File: flow/design.v
module baud_gen #(
    parameter DIV_WIDTH = 20
)(
    input  wire                 clk,
    input  wire                 rst_n,
    input  wire [DIV_WIDTH-1:0] divisor,
    output reg                  tick_16x
);
    reg [DIV_WIDTH-1:0] counter;
    always @(posedge clk or negedge rst_n) begin
        if (!rst_n) begin
            counter  <= 0;
            tick_16x <= 0;
        end else begin
            if (divisor <= 1) begin
                tick_16x <= 1'b0;
                counter  <= 0;
            end
            else if (counter == divisor - 1) begin
                tick_16x <= 1'b1;
                counter  <= 0;
            end 
            else begin
                tick_16x <= 1'b0;
                counter  <= counter + 1;
            end
        end
    end
endmodule
module sync_fifo #(
    parameter DATA_WIDTH = 8,
    parameter DEPTH      = 16
)(
    input  wire                  clk,
    input  wire                  rst_n,
    input  wire                  wr_en,
    input  wire [DATA_WIDTH-1:0] din,
    input  wire                  rd_en,
    output wire [DATA_WIDTH-1:0] dout,  
    output wire                  full,
    output wire                  empty
);
    localparam PTR_WIDTH = $clog2(DEPTH);
    reg [DATA_WIDTH-1:0] mem [0:DEPTH-1];
    reg [PTR_WIDTH:0]    count;
    reg [PTR_WIDTH-1:0]  wr_ptr, rd_ptr;
    assign dout  = mem[rd_ptr];
    assign full  = (count == DEPTH);
    assign empty = (count == 0);
    always @(posedge clk or negedge rst_n) begin
        if (!rst_n) begin
            count  <= 0;
            wr_ptr <= 0;
            rd_ptr <= 0;
        end else begin
            case ({wr_en && !full, rd_en && !empty})
                2'b10: begin  
                    mem[wr_ptr] <= din;
                    wr_ptr      <= (wr_ptr == DEPTH-1) ? 0 : wr_ptr + 1;
                    count       <= count + 1;
                end
                2'b01: begin  
                    rd_ptr      <= (rd_ptr == DEPTH-1) ? 0 : rd_ptr + 1;
                    count       <= count - 1;
                end
                2'b11: begin  
                    mem[wr_ptr] <= din;
                    wr_ptr      <= (wr_ptr == DEPTH-1) ? 0 : wr_ptr + 1;
                    rd_ptr      <= (rd_ptr == DEPTH-1) ? 0 : rd_ptr + 1;
                end
                default: ; 
            endcase
        end
    end
endmodule
module uart_tx (
    input  wire       clk,
    input  wire       rst_n,
    input  wire       tx_start,     
    input  wire [7:0] din,          
    input  wire       s_tick,
    output reg        tx_busy,     
    output reg        tx
);
    localparam [1:0] IDLE=0, START=1, DATA=2, STOP=3;
    reg [1:0] state, next_state;
    reg [3:0] s_count;
    reg [2:0] n_count;
    reg [7:0] tx_reg;
    always @(posedge clk or negedge rst_n) begin
        if (!rst_n) begin
            state   <= IDLE;
            s_count <= 0;
            n_count <= 0;
            tx_reg  <= 0;
            tx      <= 1'b1;
        end else begin
            state <= next_state;
            case (state)
                IDLE: begin
                    tx <= 1'b1;
                    if (tx_start) begin
                        tx_reg  <= din;
                        s_count <= 0;
                    end
                end
                START: begin
                    tx <= 1'b0;
                    n_count <= 0; 
                    if (s_tick) s_count <= (s_count == 15) ? 0 : s_count + 1;
                end
                DATA: begin
                    tx <= tx_reg[0];  
                    if (s_tick) begin
                        if (s_count == 15) begin
                            s_count <= 0;
                            tx_reg  <= tx_reg >> 1;
                            if (n_count < 7) n_count <= n_count + 1;
                        end else s_count <= s_count + 1;
                    end
                end
                STOP: begin
                    tx <= 1'b1;
                    if (s_tick) begin
                        if (s_count == 15) s_count <= 0;
                        else s_count <= s_count + 1;
                    end
                end
            endcase
        end
    end
    always @(*) begin
        next_state = state;
        tx_busy    = 1'b1; 
        case (state)
            IDLE: begin
                tx_busy = 1'b0; 
                if (tx_start) next_state = START;
            end
            START: if (s_tick && s_count == 15) next_state = DATA;
            DATA:  if (s_tick && s_count == 15 && n_count == 7) next_state = STOP;
            STOP:  if (s_tick && s_count == 15) next_state = IDLE;
        endcase
    end
endmodule
module uart_rx (
    input  wire       clk,
    input  wire       rst_n,
    input  wire       rx,          
    input  wire       s_tick,
    output reg  [7:0] dout,
    output reg        rx_done_tick
);
    localparam [1:0] IDLE=0, START=1, DATA=2, STOP=3;
    reg [1:0] state, next_state;
    reg [3:0] s_count;
    reg [2:0] n_count;
    reg [7:0] rx_reg;
    always @(posedge clk or negedge rst_n) begin
        if (!rst_n) begin
            state   <= IDLE;
            s_count <= 0;
            n_count <= 0;
            rx_reg  <= 0;
            dout    <= 0;
            rx_done_tick <= 0;
        end else begin
            state <= next_state;
            rx_done_tick <= 1'b0;
            case (state)
                IDLE: if (~rx) s_count <= 0;
                START: begin
                    n_count <= 0;  
                    if (s_tick) s_count <= (s_count == 7) ? 0 : s_count + 1;
                end
                DATA: if (s_tick) begin
                    if (s_count == 15) begin
                        s_count <= 0;
                        rx_reg <= {rx, rx_reg[7:1]};
                        if (n_count < 7) n_count <= n_count + 1;
                    end else s_count <= s_count + 1;
                end
                STOP: if (s_tick) begin
                    if (s_count == 15) begin
                         rx_done_tick <= 1'b1;
                         dout <= rx_reg;
                         s_count <= 0;
                    end else s_count <= s_count + 1;
                end
            endcase
        end
    end
    always @(*) begin
        next_state = state;
        case (state)
            IDLE:  if (~rx) next_state = START;
            START: if (s_tick && s_count == 7) next_state = (~rx) ? DATA : IDLE;
            DATA:  if (s_tick && s_count == 15 && n_count == 7) next_state = STOP;
            STOP:  if (s_tick && s_count == 15) next_state = IDLE;
        endcase
    end
endmodule
    module apb_uart (
    input  wire        pclk,
    input  wire        presetn,
    input  wire [31:0] paddr,
    input  wire        psel,
    input  wire        penable,
    input  wire        pwrite,
    input  wire [31:0] pwdata,
    output reg  [31:0] prdata,
    output wire        pready,
    output wire        pslverr,
    output wire        tx_o,
    input  wire        rx_i
);
    initial begin
        if (16 < 2) $error("FIFO DEPTH must be >= 2");
    end
    wire rst_n = presetn; 
    assign pready  = 1'b1;   
    assign pslverr = 1'b0;
    reg rx_sync1, rx_sync2;
    always @(posedge pclk or negedge rst_n) begin
        if (!rst_n) begin
            rx_sync1 <= 1'b1;
            rx_sync2 <= 1'b1;
        end else begin
            rx_sync1 <= rx_i;
            rx_sync2 <= rx_sync1; 
        end
    end
    reg  [19:0] baud_divisor;
    wire        s_tick;
    wire [7:0]  tx_fifo_out, rx_fifo_out, rx_data_raw;
    wire        tx_full, tx_empty, rx_full, rx_empty;
    wire        rx_done_tick;
    wire        uart_tx_busy;
    reg         tx_fifo_rd_en;
    reg         uart_tx_start;
    reg  [7:0]  uart_tx_data_latched;
    wire wr_en = psel & penable & pwrite;
    wire rd_en = psel & penable & ~pwrite;
    wire [3:0] addr = paddr[3:0];
    localparam [1:0] S_TX_IDLE = 0, S_TX_POP = 1, S_TX_START = 2;
    reg [1:0] tx_fsm_state;
    always @(posedge pclk or negedge rst_n) begin
        if (!rst_n) begin
            tx_fsm_state   <= S_TX_IDLE;
            tx_fifo_rd_en  <= 0;
            uart_tx_start  <= 0;
            uart_tx_data_latched <= 0;
        end else begin
            tx_fifo_rd_en <= 0;
            uart_tx_start <= 0;
            case (tx_fsm_state)
                S_TX_IDLE: begin
                    if (!tx_empty && !uart_tx_busy && !uart_tx_start) begin  
                        tx_fifo_rd_en <= 1; 
                        uart_tx_data_latched <= tx_fifo_out;
                        tx_fsm_state <= S_TX_START;
                    end
                end
                S_TX_START: begin
                    uart_tx_start <= 1; 
                    tx_fsm_state  <= S_TX_IDLE;
                end
                default: tx_fsm_state <= S_TX_IDLE;
            endcase
        end
    end
    always @(posedge pclk or negedge rst_n) begin
        if (!rst_n) baud_divisor <= 20'd325;
        else if (wr_en && addr == 4'h08) baud_divisor <= pwdata[19:0];
    end
    always @(*) begin
        prdata = 32'b0;
        case (addr)
            4'h00: prdata = {24'b0, rx_fifo_out}; 
            4'h04: prdata = {30'b0, rx_empty, tx_full};
            4'h08: prdata = {12'b0, baud_divisor};
            default: prdata = 32'b0;
        endcase
    end
    baud_gen #(.DIV_WIDTH(20)) u_baud (
        .clk(pclk), .rst_n(rst_n),
        .divisor(baud_divisor), .tick_16x(s_tick)
    );
    sync_fifo #(.DATA_WIDTH(8), .DEPTH(16)) u_tx_fifo (
        .clk(pclk), .rst_n(rst_n),
        .wr_en(wr_en && (addr == 4'h00)),
        .din(pwdata[7:0]),
        .rd_en(tx_fifo_rd_en), 
        .dout(tx_fifo_out), 
        .full(tx_full), .empty(tx_empty)
    );
    uart_tx u_tx (
        .clk(pclk), .rst_n(rst_n),
        .tx_start(uart_tx_start),
        .din(uart_tx_data_latched),
        .s_tick(s_tick),
        .tx_busy(uart_tx_busy),
        .tx(tx_o)
    );
    sync_fifo #(.DATA_WIDTH(8), .DEPTH(16)) u_rx_fifo (
        .clk(pclk), .rst_n(rst_n),
        .wr_en(rx_done_tick),
        .din(rx_data_raw),
        .rd_en(rd_en && (addr == 4'h00)),
        .dout(rx_fifo_out),
        .full(rx_full), .empty(rx_empty)
    );
    uart_rx u_rx (
        .clk(pclk), .rst_n(rst_n),
        .rx(rx_sync2), 
        .s_tick(s_tick),
        .dout(rx_data_raw),
        .rx_done_tick(rx_done_tick)
    );
endmodule
File: flow/config.mk
export PLATFORM = sky130hd
export DESIGN_NAME = apb_uart
export DESIGN_NICKNAME = apb_uart
export VERILOG_FILES = /design/flow/design.v
export SDC_FILE = /design/flow/constraint.sdc
export NUM_CORES = 4
export LEC_CHECK = 0
export ABC_AREA = 1
export CAP_MARGIN = 20
export CORE_MARGIN = 2
export CORE_UTILIZATION = 72
export CTS_CLUSTER_DIAMETER = 207
export CTS_CLUSTER_SIZE = 15
export PLACE_DENSITY_LB_ADDON = 0.01
export SLEW_MARGIN = 20
File: flow/run.sh
#!/bin/bash
# the make line also repeats each setting of config.mk as NAME=value (left out here)
make -C /OpenROAD-flow-scripts/flow DESIGN_CONFIG=/design/flow/config.mk WORK_HOME=/design/flow/orfs CLKGATE_MAP_FILE= finish
File: flow/constraint.sdc
create_clock -name core_clock -period 2.72 [get_ports {pclk}]
set_input_delay 0.5440 -clock core_clock [delete_from_list [all_inputs] [get_ports {pclk}]]
set_output_delay 0.5440 -clock core_clock [all_outputs]
set_load 0.01 [all_outputs]
==> results of run 1 <==
## repair_timing
| action | 4_1_cts | 5_1_grt |
|---|---|---|
| buffers inserted | 7 | 4 |
| resized | 94 | 35 |
| pin swaps | 24 | 17 |
| setup endpoints to repair | 20 | 128 |
## cell type report
type	instances	area, sq um
clock inverter	2	17.5
fill	1223	3420
tap	319	399
timing repair buffer	175	1440
sequential	384	10900
inverter	169	647
clock buffer	51	808
multi-input combinational	1117	5840
## per-stage QoR
step           total power, mW  area (sq um)
6_report                  13.5         20100
4_1_cts                   13.3         19900
3_3_place_gp              9.15         18900
5_1_grt                   13.9         20100
2_1_floorplan             8.21         17300
3_5_place_dp              9.27         18900
## per-layer routing
| metal | vias up | track usage [%] | wire, um |
|---|---|---|---|
| li1 | 6082 | - | - |
| met4 | 0 | 12.4 | 1510 |
| met5 | - | 0 | 0 |
| met1 | 6442 | 47.3 | 17100 |
| met3 | 139 | 4.49 | 3790 |
| met2 | 790 | 58.6 | 22100 |
==> Slide: Implementation Results, run 1 <==
Physical Implementation Snapshot

Placed design
  – Pre-CTS setup slack: -0.400 ns
  – Buffers on Ports: 50
  – Placed Cells: roughly 2200
  – Dpl hpwl: ~29000 um
  – Global placement routability congestion: about 0.92

GRT
  – Gr ovfl total: 0
  – Vias in the first global route: 13100
  – Initial antenna violation count: 0
  – Largest net degree at the start of global routing: about 130
  – First-pass GRT wire length: about 69000 um
  – Tot GR Track Use: 34.8%

Route
  – Post-route ant nets: 0
  – Avg WL per Cell: between 20 and 25 um
  – Pre-antenna DRT Iters: 7
  – Via count: about 13000
  – Drc violations: 0
  – Vias per Instance: between 6 and 7
  – Total Wirelength: ~44000 um
  – Diode count: 0
  – Initial DRC count: approximately 1700

Worst setup path
  – RR Endpoint: u_rx_fifo.mem[8][1]
  – Setup CP Type: reg -> out
  – CP Capture Point: prdata[2]
  – CP most frequent cell: nand2_1
  – Setup crit start kind: flop
  – Crit. Startpoint: u_rx_fifo.rd_ptr[0]
  – Worst path slowest cell: dfrtp_2
  – Crit path depth: 13
  – Crit Path Max Fanout: 8
  – Critical Path RT: about 2.2 ns
  – Slowest stage delay, CP: between 0.4 and 0.5 ns
  – Reg2Reg Setup Slack: 0.12 ns
  – Setup crit end kind: output port
  – CP Buf/Inv Count: 4
  – R2R cell count: 14
  – Worst-path cell chain: buf_6, ha_4, inv_4, nor2_4, buf_12, a22o_1, nor2_2, nand4_1, nor2_2, nand2_1, nand2_1, nand2_1, buf_2
  – Cell family with most CP delay: simple AND/OR/NAND/NOR gates
  – Reg-to-Reg Start: u_rx_fifo.count[0]
  – Critical path arrival: 2.68 ns

Final timing
  – Fmax achieved: just over 0.3 GHz
  – Fin Clk Skew: between 0.015 and 0.02 ns
  – WHS: -0.00404 ns
  – Relative slew margins: around a third
  – RSZ-0062 raised after global routing: true
  – Hold Violations, Final: 2
  – Fin Setup TNS: -3.09 ns
  – Minimum clock period: 3.22 ns
  – Worst slew pin tran: roughly 1.0 ns
  – Pins over their slew limit: 0
  – Final setup margin: -0.504 ns
  – Final setup viols: 8
  – Period Utilization, post-route: 119%

Logic synthesis
  – Fraction of registers with async set/reset: 33.3%
  – Main synth FF type: edfxtp_1
  – Top cells by area: edfxtp_1, dfrtp_1, nand2_1
  – Ys cells: between 1500 and 2000
  – Number of enable flip-flop cells: 256
  – Largest logic family: simple AND/OR/NAND/NOR gates
  – Cell Area, Synth: about 17000 sq um
  – Flops after synth: 384
  – Avg Inst Size Synth: ~10 sq um
  – Top cells by count, synth: nand2_1, edfxtp_1, nor2_1
  – Syn Inst Count: 1689
  – Top cell area share: 44.6%
  – Post-synth cell types: between 50 and 60
  – And-or/or-and share of the synthesized area: under 10%
  – Mux share: 0%
  – Largest area contributor in the netlist: edfxtp_1
  – Most frequent cell after synthesis: nand2_1
  – XORs/XNORs by Area: under 10%
  – Synth warn: 6
  – Fa+ha+maj area frac: between 2 and 3%
  – Simple-gate area share of the yosys netlist: a little over a fifth
  – Synth Seq Share: between 60 and 70%
  – Yosys chip area: ~17000 sq um

Floorplanning
  – I/O pin count: ~110
  – Fp_density: between 70% and 80%
  – Die height: between 150 and 200 um
  – Die Wd: 159 um
  – Full die area: around 25000 sq um
  – Placeable Area: between 20000 and 25000 sq um
  – # rows: 56

Power
  – Static Leakage: about 8.6 nW
  – Int Power: approximately 9.5 mW
  – P_sw: 3.97 mW
  – Comb pwr: around 2.8 mW
  – Power Clock: just under 4 mW
  – Seq group: 6.72 mW
  – Leading power group: registers
  – Max VDD drop: a little under 0.7 mV
  – Clock network power share: between 20% and 30%
  – Power Density: between 600 and 700 nW/um^2
  – Sequential share of power: around 50%
  – Net Sw Frac: 29.5%
  – Comb power frac: between 20% and 30%

Cells and area
  – Nets: around 2000
  – Non-Filler Instances: ~2200
  – Synth-to-layout area growth: 16.3%
  – Final core occ: approximately 85%

Flow run
  – Maxcap violations: 0
  – Log Warnings: between 80 and 90

Clocking
  – Num CTS Buffers: 29
  – Hold-fix buffers, CTS: 0
  – Clock root cell: clkbuf_16
  – CTS tree: yes
  – Sink Count: 384
  – H-Tree Depth: 1
  – Worst-path clk slew: about 0.070 ns
  – Clk buf depth: 3
  – Clk latency late pin: roughly 0.57 ns

Status
  – Status: failed layout checks
  – Violated Checks: negative hold slack, negative setup slack

Hold path
  – Min-delay worst type: in -> async
==> run 2: changes to the inputs <==
ABC_AREA = unset   (was 1)
CORE_UTILIZATION = 10   (was 72)
CTS_CLUSTER_DIAMETER = unset   (was 207)
CTS_CLUSTER_SIZE = unset   (was 15)
PLACE_DENSITY_LB_ADDON = unset   (was 0.01)
clock period = 6.43 ns   (was 2.72 ns; I/O delays follow)
==> Slide: Implementation Results, run 2 <==
Physical Implementation Snapshot

Status
  – Status: complete, no violations

Worst setup path
  – Setup crit end kind: output port
  – Reg-to-Reg Start: baud_divisor[1]
  – Crit path depth: 9 (-4)
  – Critical path arrival: 4.22 ns (+1.54 ns)
  – Reg2Reg Setup Slack: 2.84 ns (+2.72 ns)
  – RR Endpoint: u_baud.counter[10]
  – R2R cell count: 10 (-4)
  – Setup crit start kind: flop
  – Worst-path cell chain: inv_1, ha_1, buf_4, a22o_1, a222oi_1, a21oi_1, a2111oi_0, o21ai_0, clkdlybuf4s50_1
  – Crit. Startpoint: u_rx_fifo.rd_ptr[0]
  – Slowest stage delay, CP: 0.94 ns (+0.49 ns)
  – CP Capture Point: prdata[5]
  – CP Buf/Inv Count: 3 (-1)
  – Setup CP Type: reg -> out
  – Crit Path Max Fanout: 14 (+6)
  – Worst path slowest cell: a2111oi_0
  – Critical Path RT: 5.14 ns (+2.96 ns)
  – Cell family with most CP delay: AND-OR/OR-AND gates

Logic synthesis
  – Fraction of registers with async set/reset: 33.3% (unchanged)
  – Top cells by area: edfxtp_1, dfrtp_1, mux2_2
  – Largest area contributor in the netlist: edfxtp_1
  – Most frequent cell after synthesis: edfxtp_1
  – Largest logic family: AND-OR/OR-AND gates
  – Main synth FF type: edfxtp_1
  – Cell Area, Synth: 17100 sq um (-0.62%)
  – And-or/or-and share of the synthesized area: 11.9% (+6.0 points)
  – Flops after synth: 384 (unchanged)
  – Top cells by count, synth: edfxtp_1, nand2_1, dfrtp_1
  – Avg Inst Size Synth: 12.8 sq um (+25%)
  – Number of enable flip-flop cells: 256 (unchanged)
  – Synth Seq Share: 63.6% (+0.40 points)
  – Ys cells: 1340 (-21%)
  – Top cell area share: 44.8% (+0.28 points)
  – Simple-gate area share of the yosys netlist: 11.1% (-10 points)
  – Syn Inst Count: 1340 (-21%)
  – Yosys chip area: 17100 sq um (-0.62%)
  – Fa+ha+maj area frac: 2.93% (+0.018 points)
  – Mux share: 4.36% (+4.4 points)
  – XORs/XNORs by Area: 2.61% (+0.83 points)
  – Synth warn: 6 (unchanged)
  – Post-synth cell types: 77 (+51%)

GRT
  – Largest net degree at the start of global routing: 77 (-40%)
  – Initial antenna violation count: 11 (+11)
  – Tot GR Track Use: 4.72% (-30 points)
  – Gr ovfl total: 0 (unchanged)
  – Vias in the first global route: 10700 (-18%)
  – First-pass GRT wire length: 64700 um (-6.3%)

Final timing
  – Hold Violations, Final: 0 (-2)
  – Fin Clk Skew: 0.0153 ns (-0.00134 ns)
  – RSZ-0062 raised after global routing: false
  – Pins over their slew limit: 0 (unchanged)
  – Period Utilization, post-route: 85.7% (-33 points)
  – Minimum clock period: between 5 and 6 ns
  – Final setup margin: 0.921 ns (+1.43 ns)
  – Worst slew pin tran: 1.19 ns (+0.186 ns)
  – Relative slew margins: 18.8% (-14 points)
  – WHS: 0.360 ns (+0.364 ns)
  – Fmax achieved: 0.182 GHz
  – Fin Setup TNS: 0 ns (+3.09 ns)
  – Final setup viols: 0 (-8)

Clocking
  – Clock root cell: clkbuf_16
  – H-Tree Depth: 2 (+1)
  – Clk buf depth: 3 (unchanged)
  – Post-CTS Resized: 0 (-100%)
  – Worst-path clk slew: 0.06 ns (about the same)
  – Post-CTS Setup Repair Bufs: 0 (-7)
  – Sink Count: 384 (unchanged)
  – CTS tree: yes
  – Num CTS Buffers: 39 (+34%)
  – Clk latency late pin: 0.55 ns (-0.02 ns)
  – Hold-fix buffers, CTS: 0 (unchanged)

Placed design
  – Global placement routability congestion: 0.771 (-16%)
  – Buffers on Ports: 50 (unchanged)
  – Pre-CTS setup slack: 1.34 ns (+1.74 ns)
  – Dpl hpwl: 29000 um (+1.2%)

Power
  – Comb pwr: 1.17 mW (-57%)
  – Int Power: 4.55 mW (-52%)
  – Static Leakage: 7.47 nW (-13%)
  – Net Sw Frac: 28.4% (-1.1 points)
  – Max VDD drop: 0.143 mV (-79%)
  – Sequential share of power: 45.7% (-4.3 points)
  – Leading power group: registers
  – Comb power frac: 18.4% (-2.1 points)
  – Clock network power share: 35.9% (+6.3 points)
  – P_sw: 1.81 mW (-55%)
  – Power Clock: 2.28 mW (-43%)
  – Power Density: 295 nW/um^2 (-56%)
  – Seq group: 2.90 mW (-57%)

Flow run
  – Maxcap violations: 0 (unchanged)
  – Log Warnings: 83 (-4.6%)

Floorplanning
  – Die Wd: 418 um (+160%)
  – # rows: 151 (+170%)
  – Fp_density: 10.1% (-63 points)
  – I/O pin count: 105 (unchanged)
  – Full die area: 175000 sq um (+590%)
  – Placeable Area: 170000 sq um (+620%)
  – Die height: 418 um (+160%)

Hold path
  – Hold EP: rx_sync2
  – WHS Path Cells: 0
  – Hold Startpoint: rx_sync1
  – Min-delay worst type: reg -> reg

Cells and area
  – Fill count: 19000 (+1500%)
  – Comb area: 5700 sq um (-2.4%)
  – Synth-to-layout area growth: 25.8%
  – Reg area: 10900 sq um (about the same)
  – Final core occ: 12.7% (-73 points)
  – Nets: 1498 (-25%)

Route
  – Avg WL per Cell: 11.7 um (-42%)
  – Initial DRC count: 922 (-47%)
  – Drc violations: 0 (unchanged)
  – Total Wirelength: 42600 um (-4.1%)
  – Pre-antenna DRT Iters: 5 (-2)
  – Post-route ant nets: 0 (unchanged)
  – Vias per Instance: 3.02 (-50%)
  – Via count: 11000 (-18%)
[run 2: metal layers]
layer | vias to the layer above | track usage [%] | routed length, um
met2 | 258 | 8.33 | 21900
met5 | - | 0 | 57
met4 | 8 | 1.21 | 612
met3 | 66 | 1.06 | 2180
met1 | 5529 | 5.75 | 17900
li1 | 5140 | - | -
[run 2: layout make-up]
type | count | share of cell area [%]
Antenna cell | 4 | 0.0464
Timing Repair Buffer | 82 | 3.48
Clock inverter | 24 | 1.15
Inverter | 38 | 0.662
Tap cell | 2218 | 12.9
Multi-Input combinational cell | 844 | 26.4
Sequential cell | 384 | 50.6
Clock buffer | 46 | 4.79
[run 2: per-stage QoR]
step | power [mW] | instances | cell area (sq um)
finish | 6.35 | 3640 | 21600
global route | 6.68 | 3640 | 21600
global placement | 4.11 | 3565 | 20300
floorplan | 3.77 | 1352 | 17200
detailed placement | 4.13 | 3566 | 20300
CTS | 6.42 | 3636 | 21500
==> run 3: changes to the inputs <==
ABC_AREA = 1   (was unset)
CORE_UTILIZATION = 72   (was 10)
CTS_CLUSTER_SIZE = 15   (was unset)
PLACE_DENSITY_LB_ADDON = 0.01   (was unset)
clock period = 3.25 ns   (was 6.43 ns; I/O delays follow)
==> Slide: Implementation Results, run 3 <==
Physical Implementation Snapshot

Route
  – Vias per Instance: 6.07 (+100%)
  – Drc violations: 0 (unchanged)
  – Initial DRC count: 1914 (+110%)
  – Post-route ant nets: 0 (unchanged)
  – Diode count: 0 (-4)
  – Avg WL per Cell: 19.9 um (+70%)
  – Pre-antenna DRT Iters: 6 (+1)
  – Via count: 13400 (+21%)
  – Total Wirelength: 43800 um (+2.7%)

Placed design
  – Global placement routability congestion: 0.936 (+21%)
  – Dpl hpwl: 28200 um (-2.9%)
  – Buffers on Ports: 50 (unchanged)

Final timing
  – Fin Clk Skew: 0.0173 ns (+0.00197 ns)
  – Minimum clock period: about 3.3 ns
  – Final setup viols: 3 (+3)
  – Worst slew pin tran: 1.02 ns (-0.163 ns)
  – Fin Setup TNS: -0.110 ns (-0.110 ns)
  – RSZ-0062 raised after global routing: true
  – Hold Violations, Final: 0 (unchanged)
  – Relative slew margins: 31.7% (+13 points)
  – Final setup margin: -0.0537 ns (-0.975 ns)
  – Period Utilization, post-route: 102% (+16 points)
  – Fmax achieved: 0.303 GHz
  – Pins over their slew limit: 0 (unchanged)

Logic synthesis
  – Most frequent cell after synthesis: nand2_1
  – Main synth FF type: edfxtp_1
  – Avg Inst Size Synth: 10.2 sq um (-20%)
  – Mux share: 0% (-4.4 points)
  – Yosys chip area: 17300 sq um (+0.63%)
  – Flops after synth: 384 (unchanged)
  – Post-synth cell types: 51 (-34%)
  – Largest logic family: simple AND/OR/NAND/NOR gates
  – Top cells by area: edfxtp_1, dfrtp_1, nand2_1
  – XORs/XNORs by Area: 1.78% (-0.83 points)
  – Syn Inst Count: 1689 (+26%)
  – Simple-gate area share of the yosys netlist: 21.4% (+10 points)
  – Cell Area, Synth: 17300 sq um (+0.63%)
  – Number of enable flip-flop cells: 256 (unchanged)
  – Synth warn: 6 (unchanged)
  – Fa+ha+maj area frac: 2.92% (-0.018 points)
  – And-or/or-and share of the synthesized area: 5.88% (-6.0 points)
  – Fraction of registers with async set/reset: 33.3% (unchanged)
  – Top cell area share: 44.6% (-0.28 points)
  – Largest area contributor in the netlist: edfxtp_1
  – Synth Seq Share: 63.2% (-0.40 points)
  – Top cells by count, synth: nand2_1, edfxtp_1, nor2_1
  – Ys cells: 1689 (+26%)

Clocking
  – H-Tree Depth: 2 (unchanged)
  – Sink Count: 384 (unchanged)
  – Num CTS Buffers: 39 (unchanged)
  – Worst-path clk slew: 0.06 ns (about the same)
  – Clk latency late pin: 0.53 ns (-0.02 ns)
  – CTS tree: yes
  – Clk buf depth: 3 (unchanged)
  – Clock root cell: clkbuf_16
  – Hold-fix buffers, CTS: 0 (unchanged)

Power
  – Int Power: 8.62 mW (+90%)
  – Total Power: 12.1 mW (+90%)
  – P_sw: 3.48 mW (+93%)
  – Sequential share of power: 46.5% (+0.8 points)
  – Static Leakage: 8.51 nW (+14%)
  – Net Sw Frac: 28.7% (+0.34 points)
  – Power Clock: 4.27 mW (+87%)
  – Comb power frac: 18.2% (-0.2 points)
  – Comb pwr: 2.21 mW (+89%)
  – Seq group: 5.63 mW (+94%)
  – Clock network power share: 35.3% (-0.6 points)
  – Power Density: 602 nW/um^2 (+100%)
  – Leading power group: registers
  – Max VDD drop: 0.585 mV (+310%)

Worst setup path
  – Setup crit end kind: output port
  – Crit Path Max Fanout: 5 (-9)
  – Slowest stage delay, CP: 0.47 ns (-0.47 ns)
  – CP Capture Point: prdata[3]
  – Worst-path cell chain: inv_4, ha_4, inv_4, nor2_2, buf_6, buf_6, nand2_1, nand4_1, nor2_2, nand3_1, nor2_1, o22ai_1, buf_2
  – Reg2Reg Setup Slack: 0.15 ns (-2.69 ns)
  – Critical path arrival: 2.65 ns (-1.57 ns)
  – Cell family with most CP delay: simple AND/OR/NAND/NOR gates
  – Worst path slowest cell: dfrtp_2
  – Reg-to-Reg Start: u_rx_fifo.count[0]
  – Setup CP Type: reg -> out
  – R2R cell count: 12 (+2)
  – Crit. Startpoint: u_rx_fifo.rd_ptr[0]
  – RR Endpoint: u_rx_fifo.mem[12][5]
  – Setup crit start kind: flop
  – CP Buf/Inv Count: 5 (+2)
  – Crit path depth: 13 (+4)
  – Critical Path RT: 2.60 ns (-2.54 ns)

Cells and area
  – Nets: 1958 (+31%)
  – Reg area: 10900 sq um (about the same)
  – Synth-to-layout area growth: 16.6%
  – Fill count: 1200 (-94%)
  – Comb area: 5770 sq um (+1.3%)

Hold path
  – Min-delay worst type: in -> async

Floorplanning
  – # rows: 56 (-63%)
  – Die Wd: 159 um (-62%)
  – I/O pin count: 105 (unchanged)
  – Placeable Area: 23500 sq um (-86%)
  – Die height: 159 um (-62%)
  – Fp_density: 73.5% (+63 points)
  – Full die area: 25200 sq um (-86%)

GRT
  – Largest net degree at the start of global routing: 85 (+10%)
  – Gr ovfl total: 0 (unchanged)
  – Vias in the first global route: 12900 (+21%)
  – Tot GR Track Use: 34.4% (+30 points)
  – Initial antenna violation count: 0 (-11)
  – First-pass GRT wire length: 68100 um (+5.2%)

Status
  – Status: failed layout checks
  – Violated Checks: negative setup slack

Flow run
  – Log Warnings: 85 (+2.4%)
  – Maxcap violations: 0 (unchanged)
[run 3: cell type report]
| class | count | area share (%) |
|---|---|---|
| Clock inverter | 22 | 0.753 |
| Multi-Input combinational cell | 1117 | 28.7 |
| Sequential cell | 384 | 54.2 |
| Inverter | 169 | 3.24 |
| Tap cell | 319 | 1.98 |
| Timing Repair Buffer | 138 | 5.71 |
| Clock buffer | 50 | 5.36 |
[run 3: metrics by stage]
stage | area [sq um] | util (%) | hold WS (ns) | std cells | setup slack (ns)
after floorplan | 17300 | - | 0.345 | 1701 | 0.500
after global placement | 18600 | 79.1 | 0.347 | 2112 | 0.00760
after detailed placement | 18600 | 79.1 | 0.354 | 2112 | -0.0725
after CTS | 19900 | 84.9 | 0.273 | 2192 | -0.00387
after global routing | 20100 | 85.7 | 0.304 | 2199 | -0.0956
final | 20100 | 85.7 | 0.250 | 2199 | -0.0537
[run 3: repair_timing]
action                                  4_1_cts  5_1_grt
endpoints found under the setup margin        8        8
buffers inserted                              8        7
resized                                      58       46
endpoints found under the hold margin         0        0
gates cloned                                  0        0
pin swaps                                    16       31
[run 3: layer usage]
| layer | up-vias | part of all wire (%) | GRT usage, % |
|---|---|---|---|
| li1 | 6027 | - | - |
| met1 | 6351 | 38 | 47.8 |
| met3 | 155 | 9.3 | 4.96 |
| met4 | 0 | 4.3 | 13.9 |
| met5 | - | 0 | 0 |
| met2 | 820 | 48 | 55.5 |
==> run 4: changes to the inputs <==
CELL_PAD_IN_SITES_GLOBAL_PLACEMENT = 3   (was unset)
CORE_ASPECT_RATIO = 1.57   (was unset)
CORE_MARGIN = 9   (was 2)
CORE_UTILIZATION = 49   (was 72)
CTS_CLUSTER_SIZE = unset   (was 15)
GPL_ROUTABILITY_DRIVEN = 1   (was unset)
GPL_TIMING_DRIVEN = 1   (was unset)
HOLD_SLACK_MARGIN = 0.1   (was unset)
MIN_ROUTING_LAYER = met2   (was unset)
PLACE_DENSITY_LB_ADDON = 0.05   (was 0.01)
SETUP_SLACK_MARGIN = 1.54   (was unset)
SLEW_MARGIN = 10   (was 20)
TNS_END_PERCENT = 60   (was unset)
clock period = 7.75 ns   (was 3.25 ns; I/O delays follow)
==> Slide: Implementation Results, run 4 <==
Physical Implementation Snapshot

Logic synthesis
  – Largest logic family: simple AND/OR/NAND/NOR gates
  – Fraction of registers with async set/reset: 33.3% (unchanged)
  – Number of enable flip-flop cells: 256 (unchanged)
  – Ys cells: 1689 (unchanged)
  – XORs/XNORs by Area: 1.78% (unchanged)
  – Largest area contributor in the netlist: edfxtp_1
  – Top cells by area: edfxtp_1, dfrtp_1, nand2_1
  – Synth Seq Share: 63.2% (unchanged)
  – Cell Area, Synth: 17300 sq um (unchanged)
  – Fa+ha+maj area frac: 2.92% (unchanged)
  – Avg Inst Size Synth: 10.2 sq um (unchanged)
  – Mux share: 0% (unchanged)
  – And-or/or-and share of the synthesized area: 5.88% (unchanged)
  – Post-synth cell types: 51 (unchanged)
  – Top cells by count, synth: nand2_1, edfxtp_1, nor2_1
  – Synth warn: 6 (unchanged)
  – Top cell area share: 44.6% (unchanged)
  – Simple-gate area share of the yosys netlist: 21.4% (unchanged)
  – Flops after synth: 384 (unchanged)
  – Yosys chip area: 17300 sq um (unchanged)
  – Main synth FF type: edfxtp_1
  – Syn Inst Count: 1689 (unchanged)
  – Most frequent cell after synthesis: nand2_1

Floorplanning
  – Fp_density: 49.9% (-24 points)
  – Placeable Area: 34600 sq um (+47%)
  – Die height: 253 um (+59%)
  – # rows: 85 (+52%)
  – Die Wd: 168 um (+5.6%)
  – Full die area: 42500 sq um (+68%)

Status
  – Status: did not finish
  – Tool error: [ERROR FLW-0024] Place density exceeds 1.0 (current PLACE_DENSITY_LB_ADDON =  0.05). Please check if the value of  PLACE_DENSITY_LB_ADDON is between 0 and 0.99.
  – Failed at: global placement without I/O
==> run 5: changes to the inputs <==
CAP_MARGIN = 35   (was 20)
CELL_PAD_IN_SITES_DETAIL_PLACEMENT = 2   (was unset)
CELL_PAD_IN_SITES_GLOBAL_PLACEMENT = 2   (was 3)
CORE_ASPECT_RATIO = 1.89   (was 1.57)
CORE_MARGIN = 10   (was 9)
CORE_UTILIZATION = 31   (was 49)
CTS_CLUSTER_DIAMETER = 22   (was unset)
GPL_ROUTABILITY_DRIVEN = 0   (was 1)
GPL_TIMING_DRIVEN = unset   (was 1)
HOLD_SLACK_MARGIN = unset   (was 0.1)
PLACE_DENSITY_LB_ADDON = 0.02   (was 0.05)
SETUP_SLACK_MARGIN = -0.09   (was 1.54)
SLEW_MARGIN = 5   (was 10)
TNS_END_PERCENT = unset   (was 60)
clock period = 3.0 ns   (was 7.75 ns; I/O delays follow)
==> Slide: Implementation Results, run 5 <==
Physical Implementation Snapshot

Status
  – Status: failed layout checks
  – Violated Checks: negative setup slack

Clocking
  – CTS tree: yes
  – Worst-path clk slew: roughly 0.040 ns
  – Hold-fix buffers, CTS: 0
  – Clk buf depth: 3
  – Num CTS Buffers: 102
  – Sink Count: ~380
  – Clk latency late pin: approximately 0.65 ns
  – H-Tree Depth: 3
  – Clock root cell: clkbuf_16

Placed design
  – Buffers on Ports: about 50
  – Area of placed instances: between 15000 and 20000 sq um
  – Dpl hpwl: between 40000 and 50000 um

Logic synthesis
  – And-or/or-and share of the synthesized area: 5.88% (unchanged)
  – Syn Inst Count: 1689 (unchanged)
  – Synth warn: 6 (unchanged)
  – Avg Inst Size Synth: 10.2 sq um (unchanged)
  – Flops after synth: 384 (unchanged)
  – Ys cells: 1689 (unchanged)
  – Fa+ha+maj area frac: 2.92% (unchanged)
  – Mux share: 0% (unchanged)
  – Cell Area, Synth: 17300 sq um (unchanged)
  – Simple-gate area share of the yosys netlist: 21.4% (unchanged)
  – Largest logic family: simple AND/OR/NAND/NOR gates
  – Top cells by count, synth: nand2_1, edfxtp_1, nor2_1
  – Fraction of registers with async set/reset: 33.3% (unchanged)
  – Number of enable flip-flop cells: 256 (unchanged)
  – Yosys chip area: 17300 sq um (unchanged)
  – XORs/XNORs by Area: 1.78% (unchanged)
  – Post-synth cell types: 51 (unchanged)
  – Main synth FF type: edfxtp_1
  – Top cell area share: 44.6% (unchanged)
  – Synth Seq Share: 63.2% (unchanged)
  – Top cells by area: edfxtp_1, dfrtp_1, nand2_1
  – Most frequent cell after synthesis: nand2_1
  – Largest area contributor in the netlist: edfxtp_1

Route
  – Vias per Instance: 6.57
  – Pre-antenna DRT Iters: 6
  – Avg WL per Cell: 22.1 um
  – Initial DRC count: between 2000 and 2500
  – Total Wirelength: 61400 um
  – Via count: between 15000 and 20000
  – Post-route ant nets: 0
  – Drc violations: 0

GRT
  – Gr busiest metal: met2
  – First-pass GRT wire length: 91100 um
  – GRT met2 Usage: between 30% and 40%
  – Tot GR Track Use: around 28%
  – GR Layer Usage met3: 29.2%
  – Gr ovfl total: 0
  – Initial antenna violation count: 0
  – Largest net degree at the start of global routing: slightly above 60
  – Vias in the first global route: approximately 21000
  – GRT met1 Usage: 0%

Flow run
  – Maxcap violations: 0
  – Log Warnings: about 85

Power
  – Max VDD drop: between 0.5 and 0.6 mV
  – Clock network power share: between 50 and 60%
  – Power Density: 853 nW/um^2
  – Comb power frac: about 14%
  – Static Leakage: 10.2 nW
  – Sequential share of power: just over 30%
  – Int Power: about 15 mW
  – Leading power group: clock
  – P_sw: around 5.5 mW
  – Comb pwr: approximately 2.8 mW
  – Total Power: 20.2 mW
  – Net Sw Frac: between 20% and 30%
  – Seq group: 6.13 mW
  – Power Clock: 11.3 mW

Worst setup path
  – Crit Path Max Fanout: 5
  – Critical path arrival: 2.91 ns
  – Setup crit end kind: output port
  – Worst-path cell chain: buf_6, inv_6, buf_6, ha_4, inv_4, nor2_1, buf_4, nand2_1, nand2_1, nor2_2, nand4_1, nor2_2, nand2_1, nand2_1, nand2_1, buf_6
  – Critical Path RT: 2.40 ns
  – Crit. Startpoint: u_rx_fifo.rd_ptr[0]
  – Worst path slowest cell: dfrtp_1
  – CP Buf/Inv Count: 6
  – Setup crit start kind: flop
  – Slowest stage delay, CP: ~0.4 ns
  – Crit path depth: 16
  – Cell family with most CP delay: simple AND/OR/NAND/NOR gates
  – Reg-to-Reg Start: u_rx_fifo.count[0]
  – RR Endpoint: u_rx_fifo.count[4]
  – R2R cell count: 17
  – CP most frequent cell: nand2_1
  – CP Capture Point: prdata[4]
  – Reg2Reg Setup Slack: approximately 0.18 ns
  – Setup CP Type: reg -> out

Final timing
  – Fmax achieved: about 0.29 GHz
  – Final setup viols: 8
  – Worst slew pin tran: between 0.9 and 1 ns
  – Final setup margin: -0.508 ns
  – Period Utilization, post-route: 117%
  – Fin Clk Skew: 0.0297 ns
  – RSZ-0062 raised after global routing: true
  – Minimum clock period: roughly 3.5 ns
  – Hold Violations, Final: 0
  – Pins over their slew limit: 0
  – Relative slew margins: between 30% and 40%

Cells and area
  – Final core occ: 43.0%
  – Nets: slightly above 2000
  – Design area: approximately 24000 sq um
  – Synth-to-layout area growth: 37.0%

Floorplanning
  – Placeable Area: 54900 sq um (+59%)
  – I/O pin count: approximately 110
  – Die Wd: 192 um (+14%)
  – Full die area: 66000 sq um (+55%)
  – # rows: 118 (+39%)
  – Fp_density: 31.4% (-18 points)
  – Die height: 344 um (+36%)

Hold path
  – Min-delay worst type: in -> async
[run 5: timing repair]
item,4_1_cts,5_1_grt
resized,93,52
setup endpoints to repair,8,149
setup buffers,17,8
gates cloned,0,0
pin swaps,23,20
[run 5: area by class of cell]
cell class                      count  area (sq um)
Sequential cell                   384         10900
Timing Repair Buffer              192          1730
Inverter                          169           653
Fill cell                        5788         31300
Tap cell                          720           901
Clock inverter                     62           783
Antenna cell                        1          2.50
Clock buffer                      130          2790
Multi-Input combinational cell   1117          5880
[run 5: metal layers]
metal	part of all wire (%)	vias up
li1	-	6278
met1	0	6442
met2	59	5111
met3	32	403
met4	8.7	0
met5	0	-
[run 5: per-stage QoR]
stage                     instances  setup TNS (ns)  hold WS [ns]  setup WS, ns
after floorplan                1701               0         0.304         0.300
final                          2775           -3.67         0.143        -0.508
after global routing           2774           -5.08         0.203        -0.627
after detailed placement       2560          -32.40         0.348        -0.348
after CTS                      2767           -4.32         0.170        -0.501
after global placement         2559          -22.31         0.347        -0.345
==> run 6: changes to the inputs <==
CAP_MARGIN = 20   (was 35)
CELL_PAD_IN_SITES_DETAIL_PLACEMENT = unset   (was 2)
CELL_PAD_IN_SITES_GLOBAL_PLACEMENT = 3   (was 2)
CORE_ASPECT_RATIO = 1.57   (was 1.89)
CORE_MARGIN = 2   (was 10)
CORE_UTILIZATION = 49   (was 31)
CTS_CLUSTER_DIAMETER = unset   (was 22)
GPL_ROUTABILITY_DRIVEN = 1   (was 0)
GPL_TIMING_DRIVEN = 1   (was unset)
HOLD_SLACK_MARGIN = 0.1   (was unset)
PLACE_DENSITY_LB_ADDON = 0.14   (was 0.02)
SETUP_SLACK_MARGIN = 1.54   (was -0.09)
SLEW_MARGIN = 20   (was 5)
TNS_END_PERCENT = 60   (was unset)
clock period = 7.75 ns   (was 3.0 ns; I/O delays follow)
==> Slide: Implementation Results, run 6 <==
Physical Implementation Snapshot

Logic synthesis
  – Mux share: 0% (unchanged)
  – Post-synth cell types: 51 (unchanged)
  – Synth warn: 6 (unchanged)
  – Most frequent cell after synthesis: nand2_1
  – Top cells by count, synth: nand2_1, edfxtp_1, nor2_1
  – Flops after synth: 384 (unchanged)
  – XORs/XNORs by Area: 1.78% (unchanged)
  – Synth Seq Share: 63.2% (unchanged)
  – Cell Area, Synth: 17300 sq um (unchanged)
  – Simple-gate area share of the yosys netlist: 21.4% (unchanged)
  – Avg Inst Size Synth: 10.2 sq um (unchanged)
  – Fraction of registers with async set/reset: 33.3% (unchanged)
  – Ys cells: 1689 (unchanged)
  – Fa+ha+maj area frac: 2.92% (unchanged)
  – Yosys chip area: 17300 sq um (unchanged)
  – Number of enable flip-flop cells: 256 (unchanged)
  – And-or/or-and share of the synthesized area: 5.88% (unchanged)
  – Top cells by area: edfxtp_1, dfrtp_1, nand2_1
  – Top cell area share: 44.6% (unchanged)
  – Largest logic family: simple AND/OR/NAND/NOR gates
  – Largest area contributor in the netlist: edfxtp_1
  – Syn Inst Count: 1689 (unchanged)
  – Main synth FF type: edfxtp_1

Floorplanning
  – Placeable Area: 34900 sq um (-37%)
  – # rows: 86 (-27%)
  – Fp_density: 49.5% (+18 points)
  – Full die area: 36800 sq um (-44%)
  – Die Wd: 154 um (-20%)
  – I/O pin count: 105 (unchanged)
  – Die height: 239 um (-31%)

Status
  – Status: did not finish
  – Tool error: [ERROR FLW-0024] Place density exceeds 1.0 (current PLACE_DENSITY_LB_ADDON =  0.14). Please check if the value of  PLACE_DENSITY_LB_ADDON is between 0 and 0.99.
  – Failed at: global placement
==> run 7: changes to the inputs <==
ABC_AREA = unset   (was 1)
CELL_PAD_IN_SITES_GLOBAL_PLACEMENT = unset   (was 3)
CORE_ASPECT_RATIO = unset   (was 1.57)
CORE_UTILIZATION = 68   (was 49)
GPL_ROUTABILITY_DRIVEN = unset   (was 1)
GPL_TIMING_DRIVEN = unset   (was 1)
HOLD_SLACK_MARGIN = unset   (was 0.1)
MIN_ROUTING_LAYER = unset   (was met2)
PLACE_DENSITY_LB_ADDON = unset   (was 0.14)
SETUP_SLACK_MARGIN = unset   (was 1.54)
TNS_END_PERCENT = unset   (was 60)
clock period = 4.05 ns   (was 7.75 ns; I/O delays follow)
==> Slide: Implementation Results, run 7 <==
Physical Implementation Snapshot

Route
  – Pre-antenna DRT Iters: 7
  – Diode count: 0
  – Via count: approximately 11000
  – Initial DRC count: 1277
  – Vias per Instance: ~6.4
  – Total Wirelength: 39100 um
  – Avg WL per Cell: about 22 um
  – Post-route ant nets: 0
  – Drc violations: 0

Final timing
  – Fmax achieved: between 0.2 and 0.25 GHz
  – Pins over their slew limit: 0
  – Final setup margin: -0.00137 ns
  – RSZ-0062 raised after global routing: true
  – Worst slew pin tran: about 1.0 ns
  – WHS: 0.220 ns
  – Minimum clock period: between 4 and 5 ns
  – Final setup viols: 1
  – Hold Violations, Final: 0
  – Period Utilization, post-route: 100%
  – Fin Clk Skew: about 0.03 ns
  – Relative slew margins: 33.1%

Clocking
  – Sink Count: between 300 and 400
  – CTS tree: yes
  – Hold-fix buffers, CTS: 0
  – Worst-path clk slew: about 0.060 ns
  – Clk latency late pin: roughly 0.55 ns
  – Post-CTS Setup Repair Bufs: 0
  – Num CTS Buffers: 39
  – H-Tree Depth: 2
  – Clock root cell: clkbuf_16
  – Clk buf depth: 3

Worst setup path
  – Critical Path RT: about 3.2 ns
  – Reg2Reg Setup Slack: between 0.7 and 0.8 ns
  – Critical path arrival: around 3.2 ns
  – Crit Path Max Fanout: 28
  – CP Buf/Inv Count: 4
  – Setup crit end kind: output port
  – Crit path depth: 10
  – Worst-path cell chain: inv_1, ha_1, buf_12, nor3_1, nand2_1, buf_4, nand4_1, o221ai_1, a21boi_0, clkdlybuf4s50_1
  – Worst path slowest cell: clkdlybuf4s50_1
  – Reg-to-Reg Start: u_rx_fifo.count[0]
  – Cell family with most CP delay: buffers and inverters
  – CP Capture Point: prdata[0]
  – Setup crit start kind: flop
  – Slowest stage delay, CP: approximately 0.59 ns
  – Crit. Startpoint: u_rx_fifo.rd_ptr[1]
  – RR Endpoint: u_rx_fifo.mem[3][1]
  – R2R cell count: 10
  – Setup CP Type: reg -> out

Flow run
  – Log Warnings: around 86
  – Maxcap violations: 0

Placed design
  – Placed Cells: approximately 1700
  – Dpl hpwl: ~25000 um
  – Global placement routability congestion: around 0.87
  – Buffers on Ports: 50

Logic synthesis
  – Yosys chip area: 17100 sq um (-0.62%)
  – Simple-gate area share of the yosys netlist: 11.1% (-10 points)
  – Most frequent cell after synthesis: edfxtp_1
  – Top cells by count, synth: edfxtp_1, nand2_1, dfrtp_1
  – Top cells by area: edfxtp_1, dfrtp_1, mux2_2
  – Syn Inst Count: 1340 (-21%)
  – Fraction of registers with async set/reset: 33.3% (unchanged)
  – Largest area contributor in the netlist: edfxtp_1
  – Avg Inst Size Synth: 12.8 sq um (+25%)
  – Fa+ha+maj area frac: 2.93% (+0.018 points)
  – Number of enable flip-flop cells: 256 (unchanged)
  – Flops after synth: 384 (unchanged)
  – Top cell area share: 44.8% (+0.28 points)
  – Largest logic family: AND-OR/OR-AND gates
  – Ys cells: 1340 (-21%)
  – Cell Area, Synth: 17100 sq um (-0.62%)
  – Synth warn: 6 (unchanged)
  – And-or/or-and share of the synthesized area: 11.9% (+6.0 points)
  – XORs/XNORs by Area: 2.61% (+0.83 points)
  – Main synth FF type: edfxtp_1
  – Mux share: 4.36% (+4.4 points)
  – Synth Seq Share: 63.6% (+0.40 points)
  – Post-synth cell types: 77 (+51%)

Floorplanning
  – # rows: 58 (-33%)
  – Full die area: 26500 sq um (-28%)
  – Fp_density: 68.7% (+19 points)
  – Placeable Area: 25000 sq um (-28%)
  – I/O pin count: 105 (unchanged)
  – Die Wd: 163 um (+5.9%)
  – Die height: 163 um (-32%)

Power
  – Sequential share of power: between 40% and 50%
  – P_sw: approximately 2.9 mW
  – Power Density: slightly above 500 nW/um^2
  – Comb power frac: a little under a fifth
  – Comb pwr: about 1.9 mW
  – Power Clock: about 3.4 mW
  – Net Sw Frac: roughly 29%
  – Leading power group: registers
  – Max VDD drop: 0.413 mV
  – Clock network power share: between 30% and 40%
  – Int Power: approximately 7.1 mW
  – Static Leakage: 7.64 nW
  – Seq group: around 4.6 mW

Cells and area
  – Fill count: ~1600
  – Non-Filler Instances: 1777
  – Nets: 1528
  – Synth-to-layout area growth: 13.4%

GRT
  – Initial antenna violation count: 0
  – Vias in the first global route: 11100
  – First-pass GRT wire length: around 61000 um
  – Tot GR Track Use: around 30%
  – Largest net degree at the start of global routing: between 40 and 50
  – Gr ovfl total: 0

Status
  – Violated Checks: negative setup slack
  – Status: failed layout checks

Hold path
  – Min-delay worst type: in -> async
-- run 7: routing by layer --
layer  global-route usage (%)  share of wire, %  up-vias
li1                         -                 -     5182
met1                     41.5                41     5617
met2                     50.4                50      447
met3                     3.77               6.2       83
met4                     11.1               2.9        0
met5                        0                 0        -
-- run 7: timing repair --
item / 4_1_cts / 5_1_grt
hold endpoints to repair: 0 / 0
resized: 4 / 10
setup endpoints to repair: 8 / 7
pin swaps: 1 / 2
-- run 7: stage by stage --
stage / worst slack [ns] / area, sq um / TNS [ns] / utilization, % / total power [mW]
global placement: 0.193 / 18100 / 0 / 72.7 / 6.50
floorplan: 0.407 / 17200 / 0 / - / 5.99
CTS: 0.00401 / 19400 / 0 / 77.7 / 9.99
detailed placement: 0.155 / 18100 / 0 / 72.7 / 6.57
global route: -0.0876 / 19400 / -0.247 / 77.8 / 10.4
finish: -0.00137 / 19400 / -0.00137 / 77.8 / 9.97
-- run 7: final cells by class --
class	count	area (sq um)	share of cell area [%]
inverters	38	143	0.734
well taps	330	413	2.12
multi-input cells	844	5740	29.5
flip-flops and latches	384	10900	56.1
clock buffers	50	1050	5.41
repair buffers	112	1000	5.16
clock inverters	19	184	0.946
==> run 8: changes to the inputs <==
ABC_AREA = 1   (was unset)
CELL_PAD_IN_SITES_GLOBAL_PLACEMENT = 3   (was unset)
CORE_ASPECT_RATIO = 1.57   (was unset)
CORE_UTILIZATION = 49   (was 68)
GPL_ROUTABILITY_DRIVEN = 0   (was unset)
GPL_TIMING_DRIVEN = 0   (was unset)
HOLD_SLACK_MARGIN = 0.1   (was unset)
MIN_ROUTING_LAYER = met2   (was unset)
PLACE_DENSITY_LB_ADDON = 0.14   (was unset)
TNS_END_PERCENT = 60   (was unset)
clock period = 7.75 ns   (was 4.05 ns; I/O delays follow)
==> Slide: Implementation Results, run 8 <==
Physical Implementation Snapshot

Logic synthesis
  – And-or/or-and share of the synthesized area: 5.88% (-6.0 points)
  – XORs/XNORs by Area: 1.78% (-0.83 points)
  – Top cells by count, synth: nand2_1, edfxtp_1, nor2_1
  – Cell Area, Synth: 17300 sq um (+0.63%)
  – Flops after synth: 384 (unchanged)
  – Post-synth cell types: 51 (-34%)
  – Synth warn: 6 (unchanged)
  – Fraction of registers with async set/reset: 33.3% (unchanged)
  – Simple-gate area share of the yosys netlist: 21.4% (+10 points)
  – Yosys chip area: 17300 sq um (+0.63%)
  – Number of enable flip-flop cells: 256 (unchanged)
  – Top cells by area: edfxtp_1, dfrtp_1, nand2_1
  – Avg Inst Size Synth: 10.2 sq um (-20%)
  – Mux share: 0% (-4.4 points)
  – Fa+ha+maj area frac: 2.92% (-0.018 points)
  – Synth Seq Share: 63.2% (-0.40 points)
  – Syn Inst Count: 1689 (+26%)
  – Largest area contributor in the netlist: edfxtp_1
  – Most frequent cell after synthesis: nand2_1
  – Main synth FF type: edfxtp_1
  – Top cell area share: 44.6% (-0.28 points)
  – Largest logic family: simple AND/OR/NAND/NOR gates
  – Ys cells: 1689 (+26%)

Floorplanning
  – Placeable Area: 34900 sq um (+40%)
  – I/O pin count: 105 (unchanged)
  – Fp_density: 49.5% (-19 points)
  – Die height: 239 um (+47%)
  – # rows: 86 (+48%)
  – Full die area: 36800 sq um (+39%)
  – Die Wd: 154 um (-5.5%)

Status
  – Failed at: global placement
  – Tool error: [ERROR FLW-0024] Place density exceeds 1.0 (current PLACE_DENSITY_LB_ADDON =  0.14). Please check if the value of  PLACE_DENSITY_LB_ADDON is between 0 and 0.99.
  – Status: did not finish
==> run 9: changes to the inputs <==
CELL_PAD_IN_SITES_GLOBAL_PLACEMENT = unset   (was 3)
CORE_ASPECT_RATIO = unset   (was 1.57)
CORE_UTILIZATION = 70   (was 49)
CTS_CLUSTER_DIAMETER = 229   (was unset)
CTS_CLUSTER_SIZE = 16   (was unset)
GPL_ROUTABILITY_DRIVEN = unset   (was 0)
GPL_TIMING_DRIVEN = unset   (was 0)
HOLD_SLACK_MARGIN = -0.1   (was 0.1)
MIN_ROUTING_LAYER = unset   (was met2)
PLACE_DENSITY_LB_ADDON = unset   (was 0.14)
SETUP_SLACK_MARGIN = 0.32   (was unset)
TNS_END_PERCENT = unset   (was 60)
clock period = 2.57 ns   (was 7.75 ns; I/O delays follow)
==> Slide: Implementation Results, run 9 <==
Physical Implementation Snapshot

Final timing
  – Minimum clock period: between 3 and 4 ns
  – Final setup viols: 95
  – Relative slew margins: between 40% and 50%
  – Hold Violations, Final: 0
  – WHS: 0.117 ns
  – Period Utilization, post-route: 128%
  – RSZ-0062 raised after global routing: true
  – Fin Clk Skew: 0.0234 ns
  – Pins over their slew limit: 0
  – Final setup margin: -0.731 ns
  – Worst slew pin tran: between 0.8 and 0.9 ns
  – Fin Setup TNS: -10.92 ns
  – Fmax achieved: ~0.3 GHz

Logic synthesis
  – Yosys chip area: 17300 sq um (unchanged)
  – Largest area contributor in the netlist: edfxtp_1
  – Avg Inst Size Synth: 10.2 sq um (unchanged)
  – Syn Inst Count: 1689 (unchanged)
  – XORs/XNORs by Area: 1.78% (unchanged)
  – Top cells by count, synth: nand2_1, edfxtp_1, nor2_1
  – Largest logic family: simple AND/OR/NAND/NOR gates
  – Mux share: 0% (unchanged)
  – Most frequent cell after synthesis: nand2_1
  – Top cell area share: 44.6% (unchanged)
  – Number of enable flip-flop cells: 256 (unchanged)
  – Main synth FF type: edfxtp_1
  – Synth Seq Share: 63.2% (unchanged)
  – Flops after synth: 384 (unchanged)
  – Top cells by area: edfxtp_1, dfrtp_1, nand2_1
  – Cell Area, Synth: 17300 sq um (unchanged)
  – Simple-gate area share of the yosys netlist: 21.4% (unchanged)
  – Fraction of registers with async set/reset: 33.3% (unchanged)
  – Synth warn: 6 (unchanged)
  – Post-synth cell types: 51 (unchanged)
  – And-or/or-and share of the synthesized area: 5.88% (unchanged)
  – Ys cells: 1689 (unchanged)
  – Fa+ha+maj area frac: 2.92% (unchanged)

Power
  – Clock network power share: 26.1%
  – Max VDD drop: 0.879 mV
  – Leading power group: registers
  – Int Power: around 11 mW
  – Comb power frac: roughly 28%
  – Seq group: roughly 7 mW
  – Power Clock: just over 4 mW
  – Comb pwr: 4.49 mW
  – Static Leakage: around 9.3 nW
  – Total Power: 15.8 mW
  – P_sw: between 5 and 6 mW
  – Sequential share of power: a little under half
  – Power Density: 705 nW/um^2
  – Net Sw Frac: about a third

Worst setup path
  – Worst path slowest cell: dfrtp_2
  – Critical path arrival: approximately 2.8 ns
  – Crit Path Max Fanout: 5
  – Slowest stage delay, CP: 0.51 ns
  – Reg2Reg Setup Slack: -0.21 ns
  – RR Endpoint: u_tx_fifo.count[4]
  – R2R cell count: 15
  – Reg-to-Reg Start: u_tx_fifo.count[3]
  – Crit path depth: 13
  – Setup crit start kind: flop
  – Cell family with most CP delay: buffers and inverters
  – CP Capture Point: prdata[1]
  – Crit. Startpoint: u_rx_fifo.rd_ptr[0]
  – CP Buf/Inv Count: 5
  – Setup CP Type: reg -> out
  – Critical Path RT: 2.06 ns
  – Worst-path cell chain: ha_4, inv_6, nor2_4, buf_6, buf_4, a22oi_2, nand3_2, nor4_2, buf_4, nand2_2, nand2_1, nand2_1, buf_2
  – Setup crit end kind: output port

Cells and area
  – Fill count: approximately 800
  – Comb area: approximately 7000 sq um
  – Reg area: 10900 sq um
  – Nets: just over 2000
  – Synth-to-layout area growth: 29.6%

Flow run
  – Maxcap violations: 0
  – Log Warnings: 88

Floorplanning
  – Placeable Area: 24200 sq um (-30%)
  – # rows: 57 (-34%)
  – Full die area: 25900 sq um (-30%)
  – Die height: 161 um (-33%)
  – Fp_density: 71.1% (+22 points)
  – Die Wd: 161 um (+4.7%)
  – I/O pin count: 105 (unchanged)

Clocking
  – Clk latency late pin: 0.56 ns
  – H-Tree Depth: 1
  – Sink Count: between 300 and 400
  – Clock root cell: clkbuf_16
  – Worst-path clk slew: ~0.080 ns
  – Num CTS Buffers: 27
  – CTS tree: yes
  – Clk buf depth: 3

GRT
  – Largest net degree at the start of global routing: ~80
  – Tot GR Track Use: around 38%
  – Vias in the first global route: between 10000 and 15000
  – Initial antenna violation count: 0
  – First-pass GRT wire length: 75300 um
  – Gr ovfl total: 0

Hold path
  – Min-delay worst type: in -> async

Route
  – Initial DRC count: approximately 2400
  – Via count: between 15000 and 20000
  – Post-route ant nets: 0
  – Avg WL per Cell: approximately 25 um
  – Vias per Instance: ~6.6
  – Pre-antenna DRT Iters: 9
  – Drc violations: 0
  – Total Wirelength: approximately 59000 um

Placed design
  – Global placement routability congestion: 0.897
  – Buffers on Ports: ~50
  – Dpl hpwl: about 30000 um

Status
  – Violated Checks: negative setup slack
  – Status: failed layout checks
## run 9: through the flow
| step | cells | setup WS, ns | instance area (sq um) | utilization (%) |
|---|---|---|---|---|
| finish | 2301 | -0.731 | 22400 | 92.2 |
| global route | 2299 | -0.762 | 22300 | 92.2 |
| CTS | 2260 | -0.493 | 21200 | 87.4 |
| detailed placement | 2161 | -0.507 | 19500 | 80.2 |
| global placement | 2161 | -0.442 | 19500 | 80.2 |
| floorplan | 1701 | 0.243 | 17600 | - |
## run 9: final cells by class
class,count,share of cell area [%]
timing repair inverter,1,0.0728
antenna,2,0.0224
multi-input combinational,1117,31.2
tap,324,1.81
clock buffer,49,3.39
timing repair buffer,254,11.5
clock inverter,1,0.0392
sequential,384,48.8
inverter,169,3.12
## run 9: repair_timing
item	4_1_cts	5_1_grt
pin swaps	64	95
gates resized	257	220
gates cloned	1	3
endpoints found under the setup margin	314	304
hold buffers	0	0
setup buffers	48	36
## run 9: metal layers
metal | up-vias | share of wire [%] | GRT usage (%)
met2 | 1425 | 48 | 64.3
met4 | 0 | 8.0 | 14.8
met3 | 418 | 11 | 5.19
met5 | - | 0 | 0
met1 | 7190 | 33 | 49.9
li1 | 6232 | - | -
==> run 10: changes to the inputs <==
CAP_MARGIN = 35   (was 20)
CELL_PAD_IN_SITES_GLOBAL_PLACEMENT = 2   (was unset)
CORE_ASPECT_RATIO = 1.89   (was unset)
CORE_MARGIN = 10   (was 2)
CORE_UTILIZATION = 65   (was 70)
CTS_CLUSTER_DIAMETER = 22   (was 229)
CTS_CLUSTER_SIZE = unset   (was 16)
GPL_ROUTABILITY_DRIVEN = 1   (was unset)
HOLD_SLACK_MARGIN = unset   (was -0.1)
MIN_ROUTING_LAYER = met1   (was unset)
PLACE_DENSITY_LB_ADDON = 0.26   (was unset)
SETUP_SLACK_MARGIN = -0.09   (was 0.32)
SLEW_MARGIN = 5   (was 20)
clock period = 3.0 ns   (was 2.57 ns; I/O delays follow)
==> Slide: Implementation Results, run 10 <==
Physical Implementation Snapshot

Status
  – Status: did not finish
  – Failed at: global placement without I/O
  – Tool error: [ERROR FLW-0024] Place density exceeds 1.0 (current PLACE_DENSITY_LB_ADDON =  0.26). Please check if the value of  PLACE_DENSITY_LB_ADDON is between 0 and 0.99.

Logic synthesis
  – Cell Area, Synth: 17300 sq um (unchanged)
  – Ys cells: 1689 (unchanged)
  – Most frequent cell after synthesis: nand2_1
  – Largest logic family: simple AND/OR/NAND/NOR gates
  – Synth Seq Share: 63.2% (unchanged)
  – Post-synth cell types: 51 (unchanged)
  – Top cell area share: 44.6% (unchanged)
  – Main synth FF type: edfxtp_1
  – Fa+ha+maj area frac: 2.92% (unchanged)
  – Avg Inst Size Synth: 10.2 sq um (unchanged)
  – Synth warn: 6 (unchanged)
  – Number of enable flip-flop cells: 256 (unchanged)
  – XORs/XNORs by Area: 1.78% (unchanged)
  – And-or/or-and share of the synthesized area: 5.88% (unchanged)
  – Largest area contributor in the netlist: edfxtp_1
  – Mux share: 0% (unchanged)
  – Simple-gate area share of the yosys netlist: 21.4% (unchanged)
  – Syn Inst Count: 1689 (unchanged)
  – Top cells by count, synth: nand2_1, edfxtp_1, nor2_1
  – Fraction of registers with async set/reset: 33.3% (unchanged)
  – Yosys chip area: 17300 sq um (unchanged)
  – Flops after synth: 384 (unchanged)
  – Top cells by area: edfxtp_1, dfrtp_1, nand2_1

Floorplanning
  – Die height: 244 um (+52%)
  – Placeable Area: 26400 sq um (+8.7%)
  – # rows: 82 (+44%)
  – Fp_density: 65.4% (-5.7 points)
  – Die Wd: 138 um (-14%)
  – Full die area: 33800 sq um (+30%)
==> run 11: changes to the inputs <==
CELL_PAD_IN_SITES_GLOBAL_PLACEMENT = unset   (was 2)
CORE_ASPECT_RATIO = 1.37   (was 1.89)
CORE_MARGIN = 2   (was 10)
CORE_UTILIZATION = 68   (was 65)
CTS_CLUSTER_DIAMETER = unset   (was 22)
CTS_CLUSTER_SIZE = 24   (was unset)
GPL_ROUTABILITY_DRIVEN = 0   (was 1)
PLACE_DENSITY_LB_ADDON = 0.07   (was 0.26)
SLEW_MARGIN = 20   (was 5)
clock period = 2.96 ns   (was 3.0 ns; I/O delays follow)
==> Slide: Implementation Results, run 11 <==
Physical Implementation Snapshot

Power
  – Leading power group: registers
  – Comb pwr: approximately 2.4 mW
  – Static Leakage: 8.67 nW
  – Clock network power share: 33.8%
  – Max VDD drop: around 0.60 mV
  – P_sw: ~3.7 mW
  – Int Power: between 9 and 10 mW

Worst setup path
  – Crit. Startpoint: u_rx_fifo.rd_ptr[1]
  – Slowest stage delay, CP: approximately 0.48 ns
  – Reg2Reg Setup Slack: approximately 0.18 ns
  – Critical Path RT: 2.37 ns
  – Critical path arrival: 2.59 ns
  – CP Capture Point: prdata[7]
  – CP most frequent cell: o21ai_0
  – R2R cell count: 13
  – RR Endpoint: u_tx_fifo.count[4]
  – Reg-to-Reg Start: u_tx_fifo.count[1]
  – Setup crit start kind: flop

Logic synthesis
  – Number of enable flip-flop cells: 256 (unchanged)
  – Main synth FF type: edfxtp_1
  – Top cell area share: 44.6% (unchanged)
  – Cell Area, Synth: 17300 sq um (unchanged)
  – Simple-gate area share of the yosys netlist: 21.4% (unchanged)
  – XORs/XNORs by Area: 1.78% (unchanged)
  – Flops after synth: 384 (unchanged)
  – Largest area contributor in the netlist: edfxtp_1
  – Mux share: 0% (unchanged)
  – Avg Inst Size Synth: 10.2 sq um (unchanged)
  – Synth Seq Share: 63.2% (unchanged)
  – Most frequent cell after synthesis: nand2_1
  – Synth warn: 6 (unchanged)
  – Fraction of registers with async set/reset: 33.3% (unchanged)
  – Fa+ha+maj area frac: 2.92% (unchanged)
  – Yosys chip area: 17300 sq um (unchanged)
  – Ys cells: 1689 (unchanged)
  – Top cells by count, synth: nand2_1, edfxtp_1, nor2_1
  – Syn Inst Count: 1689 (unchanged)
  – And-or/or-and share of the synthesized area: 5.88% (unchanged)
  – Post-synth cell types: 51 (unchanged)
  – Largest logic family: simple AND/OR/NAND/NOR gates
  – Top cells by area: edfxtp_1, dfrtp_1, nand2_1

GRT
  – Gr ovfl total: 0
  – Initial antenna violation count: 1
  – Largest net degree at the start of global routing: a little over 70

Route
  – Pre-antenna DRT Iters: 25
  – Initial DRC count: 1130
  – Vias per Instance: roughly 5.8
  – Drc violations: 0
  – Post-route ant nets: 0
  – Met2 WL: approximately 21000 um
  – Top routing layer in use: met5

Floorplanning
  – Placeable Area: 25100 sq um (-4.8%)
  – Die Wd: 140 um (+1.1%)
  – # rows: 68 (-17%)
  – Die height: 190 um (-22%)
  – Fp_density: 68.7% (+3.3 points)
  – Full die area: 26700 sq um (-21%)

Clocking
  – Sink Count: ~380
  – Num CTS Buffers: 36

Flow run
  – Log Warnings: around 85

Final timing
  – Final setup viols: 8
  – RSZ-0062 raised after global routing: true
  – Final setup margin: -0.227 ns
  – Relative slew margins: a little under two fifths
  – Pins over their slew limit: 0

Cells and area
  – Final core occ: around four fifths

Status
  – Status: failed layout checks
  – Violated Checks: negative setup slack

Hold path
  – Min-delay worst type: in -> async

Placed design
  – Buffers on Ports: approximately 50
run 11: repair_timing:
item / in CTS / in global routing
cloned: 0 / 0
setup buffers: 11 / 3
endpoints found under the setup margin: 8 / 18
pin swaps: 24 / 34
resized: 69 / 40
hold buffers: 0 / 0
run 11: area by class of cell:
type                       instances  area [sq um]  area share [%]
multi-input combinational       1117          5790            28.6
inverter                         169           647            3.20
timing repair buffer             152          1350            6.69
clock inverter                    19           170           0.842
sequential                       384         10900            53.9
clock buffer                      46           958            4.74
tap                              315           394            1.95
antenna                            1          2.50          0.0124
run 11: routing by layer:
metal	vias to the layer above	GRT usage [%]
met1	6169	37.6
met2	538	53.0
met4	2	15.2
met5	-	0
li1	6048	-
met3	130	4.65
run 11: stage by stage:
stage               power, mW  area [sq um]  setup slack [ns]  hold slack [ns]  std cells
detailed placement       8.47         18700            -0.220            0.347       2123
global placement         8.37         18700            -0.177            0.346       2123
floorplan                7.54         17300             0.268            0.296       1701
global route             13.5         20200            -0.379           0.0233       2202
finish                   13.0         20200            -0.227           0.0246       2203
CTS                      12.9         20000            -0.180            0.267       2198
No activity file was given, so power comes from the tool's default toggle rates.
